## RegFile
module RegFile(  
   input clk,
   input reset,
   input [3:0] A1,
   input [3:0] A2,
   input [3:0] A3,    
   input [31:0] WD3,  
   input RegWrite,    
   input [31:0] PCPlus8,    
   output [31:0] RD1,    
   output [31:0] RD2    
   );
   reg[31:0] R[15:0]; 
   integer i;
   always @ (posedge clk or posedge reset)
   begin   
         if (reset) 
         begin
            for (i=0; i<16 ;i=i+1)
            begin
				R[i] <= 32'b0;
            end
         end
         else 
         begin         
            if(RegWrite == 1'b1) begin  
               R[A3] <= WD3;
            end
            R[15] <= PCPlus8;
         end
   end
   assign RD1 = R[A1];
   assign RD2 = R[A2];
endmodule
For scale: roughly 2,300 cells after synthesis, about 510 flip-flops, about 140 I/O pins, about 0.027 sq mm of cells after synthesis.
clock: 4.17 ns
lec_check: 0
cap_margin: 20
core_aspect_ratio: 0.7
core_margin: 2
core_utilization: 68
cts_cluster_size: 63
gpl_timing_driven: 1
max_routing_layer: met4
place_density: 0.91
setup_slack_margin: 0.76
slew_margin: 20
tns_end_percent: 100
run.sh (not shown) runs the stock make flow with config.mk's settings and CLKGATE_MAP_FILE=.
Change:
Settings changed: CORE_ASPECT_RATIO 0.7 to default, CORE_UTILIZATION 68 to 72, CTS_CLUSTER_SIZE 63 to 39, GPL_TIMING_DRIVEN 1 to default, MAX_ROUTING_LAYER met4 to default, PLACE_DENSITY 0.91 to default, SETUP_SLACK_MARGIN 0.76 to 0.91, TNS_END_PERCENT 100 to default.
Clock period 4.17 ns to 3.05 ns, I/O delays scaled along.
Outcome: Now the flow did not get past clock tree synthesis (4_1_cts) (DPL-0033); die size goes down by 5.5%; synthesized area is unchanged; synthesized cell count is unchanged.
Change:
Settings changed: CELL_PAD_IN_SITES_GLOBAL_PLACEMENT from default to 3, CORE_UTILIZATION 72 to 40, CTS_CLUSTER_SIZE 39 to default, GPL_TIMING_DRIVEN from default to 0, HOLD_SLACK_MARGIN from default to 0.11, SETUP_SLACK_MARGIN 0.91 to default, TNS_END_PERCENT from default to 40.
Clock period 3.05 ns to 8.67 ns, I/O delays scaled along.
The new run finished clean; die area grows by well over a third; area after synthesis is unchanged; synthesized cell count does not change.
Change:
Settings changed: ABC_AREA from default to 1, CELL_PAD_IN_SITES_GLOBAL_PLACEMENT 3 to default, CORE_ASPECT_RATIO from default to 0.61, CORE_MARGIN 2 to 5, CORE_UTILIZATION 40 to 50, CTS_CLUSTER_DIAMETER from default to 99, GPL_TIMING_DRIVEN 0 to default, HOLD_SLACK_MARGIN 0.11 to 0.18, MAX_ROUTING_LAYER from default to met4, TNS_END_PERCENT 40 to default.
Clock period 8.67 ns to 6.0 ns, I/O delays scaled along.
Effect: The changed run passed the timing, design-rule and antenna checks; wire length fell by 26%; sequential share of layout area rose by 1.2 points; die size shrinks by 14%; first-iteration DRC count went up by 16%; power came out higher by 24%; global-route usage decreases by 4.3 points; combinational power hardly moves.
Change:
Settings changed: CELL_PAD_IN_SITES_GLOBAL_PLACEMENT from default to 2, CORE_ASPECT_RATIO 0.61 to 1.42, CTS_CLUSTER_SIZE from default to 80, GPL_ROUTABILITY_DRIVEN from default to 1, GPL_TIMING_DRIVEN from default to 0, MIN_ROUTING_LAYER from default to met1, PLACE_DENSITY_LB_ADDON from default to 0.13, SLEW_MARGIN 20 to 15.
Clock period 6.0 ns to 3.65 ns, I/O delays scaled along.
The changed run never finished: it broke off in global placement without I/O (3_1_place_gp_skip_io), error FLW-0024.
Synthesized cell count stays the same.
Area after synthesis does not change.
Die size is about the same.
Change:
Settings changed: ABC_AREA 1 to default, CELL_PAD_IN_SITES_GLOBAL_PLACEMENT 2 to default, CORE_ASPECT_RATIO 1.42 to default, CORE_MARGIN 5 to 2, CORE_UTILIZATION 50 to 40, CTS_CLUSTER_DIAMETER 99 to default, CTS_CLUSTER_SIZE 80 to default, GPL_ROUTABILITY_DRIVEN 1 to default, GPL_TIMING_DRIVEN 0 to default, HOLD_SLACK_MARGIN 0.18 to 0.11, MAX_ROUTING_LAYER met4 to default, MIN_ROUTING_LAYER met1 to default, PLACE_DENSITY_LB_ADDON 0.13 to default, SLEW_MARGIN 15 to 20.
Clock period 3.65 ns to 8.67 ns, I/O delays scaled along.
The changed run finished clean; die size rises by 17%; synthesized area came out lower by 1.3%; synthesized cell count is lower by 41%.

* * *

Starting RTL as in the previous note.
clock: 5.61 ns
lec_check: 0
cap_margin: 20
core_margin: 2
core_utilization: 50
slew_margin: 20
The baseline finished with timing, DRC and antenna clean.
Rerun with:
==> flow/constraint.sdc (replaced) <==
create_clock -name core_clock -period 6.0 [get_ports {clk}]
set_input_delay 1.2000 -clock core_clock [delete_from_list [all_inputs] [get_ports {clk}]]
set_output_delay 1.2000 -clock core_clock [all_outputs]
set_load 0.01 [all_outputs]
=> Via count came out lower by 1.0%; wire length is lower by 1.3%; clock-buffer cell count drops by 4; total power decreases by 7.2%; worst setup slack degrades by 0.090 ns; flip-flop count does not change; cell count is lower by 0.41%.
Rerun with:
--- a/flow/config.mk
+++ b/flow/config.mk
@@ -7,5 +7,10 @@
 export LEC_CHECK = 0
 export CAP_MARGIN = 20
+export CORE_ASPECT_RATIO = 0.7
 export CORE_MARGIN = 2
-export CORE_UTILIZATION = 50
+export CORE_UTILIZATION = 58
+export GPL_TIMING_DRIVEN = 1
+export MAX_ROUTING_LAYER = met4
+export SETUP_SLACK_MARGIN = 0.37
 export SLEW_MARGIN = 20
+export TNS_END_PERCENT = 100
==> flow/constraint.sdc (replaced) <==
create_clock -name core_clock -period 4.33 [get_ports {clk}]
set_input_delay 0.8660 -clock core_clock [delete_from_list [all_inputs] [get_ports {clk}]]
set_output_delay 0.8660 -clock core_clock [all_outputs]
set_load 0.01 [all_outputs]
Utilization went up by 11 points; area after synthesis does not change; total power is higher by well over a third; setup slack got worse by 0.065 ns; final area went up slightly; non-clock buffer count grows by 57; clock-buffer cell count is lower by 9; first-iteration DRC count increases by a quarter to a third; wire length rose slightly; cell count went down slightly; global-route usage rose by 6.8 points.
Rerun with:
==> flow/config.mk (replaced) <==
export PLATFORM = sky130hd
export DESIGN_NAME = RegFile
export DESIGN_NICKNAME = RegFile
export VERILOG_FILES = /design/flow/design.v
export SDC_FILE = /design/flow/constraint.sdc
export NUM_CORES = 4
export LEC_CHECK = 0
export CAP_MARGIN = 5
export CORE_MARGIN = 2
export CORE_UTILIZATION = 70
export CTS_CLUSTER_SIZE = 34
export HOLD_SLACK_MARGIN = -0.09
export SETUP_SLACK_MARGIN = 0.79
export SLEW_MARGIN = 20
==> flow/constraint.sdc (replaced) <==
create_clock -name core_clock -period 3.12 [get_ports {clk}]
set_input_delay 0.6240 -clock core_clock [delete_from_list [all_inputs] [get_ports {clk}]]
set_output_delay 0.6240 -clock core_clock [all_outputs]
set_load 0.01 [all_outputs]
After rerunning: The new run did not get past global routing (5_1_grt). Die size fell by about 17%. Synthesized area stays the same. Synthesized cell count stays the same.
Rerun with:
==> flow/config.mk (replaced) <==
export PLATFORM = sky130hd
export DESIGN_NAME = RegFile
export DESIGN_NICKNAME = RegFile
export VERILOG_FILES = /design/flow/design.v
export SDC_FILE = /design/flow/constraint.sdc
export NUM_CORES = 4
export LEC_CHECK = 0
export CAP_MARGIN = 20
export CORE_MARGIN = 2
export CORE_UTILIZATION = 58
export SLEW_MARGIN = 20
==> flow/constraint.sdc (replaced) <==
create_clock -name core_clock -period 5.61 [get_ports {clk}]
set_input_delay 1.1220 -clock core_clock [delete_from_list [all_inputs] [get_ports {clk}]]
set_output_delay 1.1220 -clock core_clock [all_outputs]
set_load 0.01 [all_outputs]
The new run finished with timing, DRC and antenna clean.
Synthesized cell count is unchanged.
Die size is higher by 20%.
Synthesized area is unchanged.

* * *

the reference run:
RegFile again, from the RTL that the note above started with.
==> flow/config.mk <==
export PLATFORM = sky130hd
export DESIGN_NAME = RegFile
export DESIGN_NICKNAME = RegFile
export VERILOG_FILES = /design/flow/design.v
export SDC_FILE = /design/flow/constraint.sdc
export NUM_CORES = 4
export LEC_CHECK = 0
export CAP_MARGIN = 20
export CORE_MARGIN = 2
export CORE_UTILIZATION = 70
export CTS_CLUSTER_SIZE = 37
export SETUP_SLACK_MARGIN = 0.91
export SLEW_MARGIN = 20
==> flow/constraint.sdc <==
create_clock -name core_clock -period 3.05 [get_ports {clk}]
set_input_delay 0.6100 -clock core_clock [delete_from_list [all_inputs] [get_ports {clk}]]
set_output_delay 0.6100 -clock core_clock [all_outputs]
set_load 0.01 [all_outputs]
The reference run: it failed during global routing, and the tool reported GRT-0232.
For the trial run, these inputs were changed with respect to the reference run:
diff --git a/flow/config.mk b/flow/config.mk
--- a/flow/config.mk
+++ b/flow/config.mk
@@ -8 +8 @@
-export CAP_MARGIN = 20
+export CAP_MARGIN = 5
@@ -11,2 +11 @@
-export CTS_CLUSTER_SIZE = 37
-export SETUP_SLACK_MARGIN = 0.91
+export CTS_CLUSTER_SIZE = 34
==> flow/constraint.sdc <==
create_clock -name core_clock -period 3.12 [get_ports {clk}]
set_input_delay 0.6240 -clock core_clock [delete_from_list [all_inputs] [get_ports {clk}]]
set_output_delay 0.6240 -clock core_clock [all_outputs]
set_load 0.01 [all_outputs]
### Flow results
Against the reference run, the trial run reports a final weighted congestion in routability-driven placement that is lower.
Comparing the trial run against the reference run, there is no change at all in post-synthesis instance area.
STATUS run=the trial run STAGES=ALL_DONE FINAL_CHECKS=FAILED CAUSE=negative setup slack
FAIL the reference run @ global routing: tool exited with error
As of the trial run, TritonCTS buffer count had risen slightly compared to the reference run.
As far as floorplan die area goes, the trial run and the reference run are indistinguishable; the numbers are identical.

* * *

## v8
RegFile again, from the RTL that the note above started with.
export LEC_CHECK = 0
export ABC_AREA = 0
export CAP_MARGIN = 5
export CORE_MARGIN = 2
export CORE_UTILIZATION = 70
export CTS_CLUSTER_DIAMETER = 317
export CTS_CLUSTER_SIZE = 34
export GPL_ROUTABILITY_DRIVEN = 0
export HOLD_SLACK_MARGIN = -0.09
export SETUP_SLACK_MARGIN = 0.7
export SLEW_MARGIN = 20
create_clock -name core_clock -period 3.12 [get_ports {clk}]
v8 never completed; the flow aborted with a tool error in global routing (5_1_grt).
> inputs changed (v8 -> v41)
- GPL_ROUTABILITY_DRIVEN no longer set, was 0
- SETUP_SLACK_MARGIN now 0.91, was 0.7
- CAP_MARGIN now 20, was 5
- CTS_CLUSTER_SIZE now 36, was 34
- ABC_AREA no longer set, was 0
- CTS_CLUSTER_DIAMETER no longer set, was 317
- HOLD_SLACK_MARGIN no longer set, was -0.09
- the clock period (ns, I/O delays scaled along) now 3.05, was 3.12
--- outcome ---
- FAIL for each of v8 and v41
- v41: it failed with a tool error in global routing (5_1_grt), so there are no final results.
- Re maximum root-to-sink buffer count: no difference whatsoever between v8 and v41.
- Taking v8 as the reference, in v41 setup fix buffers added after clock tree synthesis went up about 20%, count of placed standard cells including taps held steady.
- Compared with v8, in v41 number of placement rows about even, clock buffer count from CTS rose 34, number of resized instances in the post-cts repair step fell 99.
The following lists how v30 was set up differently from v41:
- CTS_CLUSTER_DIAMETER now 317, previously not set
- GPL_ROUTABILITY_DRIVEN now 0, previously not set
- CORE_UTILIZATION now 72, was 70
- CTS_CLUSTER_SIZE now 34, was 36
- HOLD_SLACK_MARGIN now -0.09, previously not set
- ABC_AREA now 0, previously not set
- CAP_MARGIN now 5, was 20
- the clock period (ns, I/O delays scaled along) now 3.12, was 3.05
### Flow results
v30 — worst setup slack after placement 53 ps higher, v41 as reference
v30 vs. v41: total clock buffers created by CTS dropped 34, total placed cells including tap cells now smaller.
Looking at v30 and v41, the placed instance area is a wash.
Stage in which a tool error killed v30: global routing (5_1_grt).
Total die size, v30 and v41: smaller value in v30
diff inputs: v30 => v34
- MAX_ROUTING_LAYER newly set to met4
- SETUP_SLACK_MARGIN changed from 0.91 to 0.7
Each of v30 and v34 falls short of a clean finish.
Status(v34) = ERROR, stage = global routing (5_1_grt)
Run status, v30: aborted in global routing (5_1_grt), error GRT-0232
Going from v30 to v34, synthesized netlist net count closely matched the old numbers; number of gates given a new drive strength after cts decreased by 12% relative to the old numbers.
Changes observed in v34 relative to v30: basic-gate share of the synthesized area counting and, or, nand and nor cells closely matched the old numbers, width of the die ~0 delta, area of the core held, yosys synthesis chip area ~0 delta.
Diff v30 -> v34 | cell area after placement | down slightly
Cell area after synthesis came out exactly the same in v30 and v34.
Comparing v30 against v34, there is no change at all in number of placement rows.
Power and IR drop assume default switching activity.
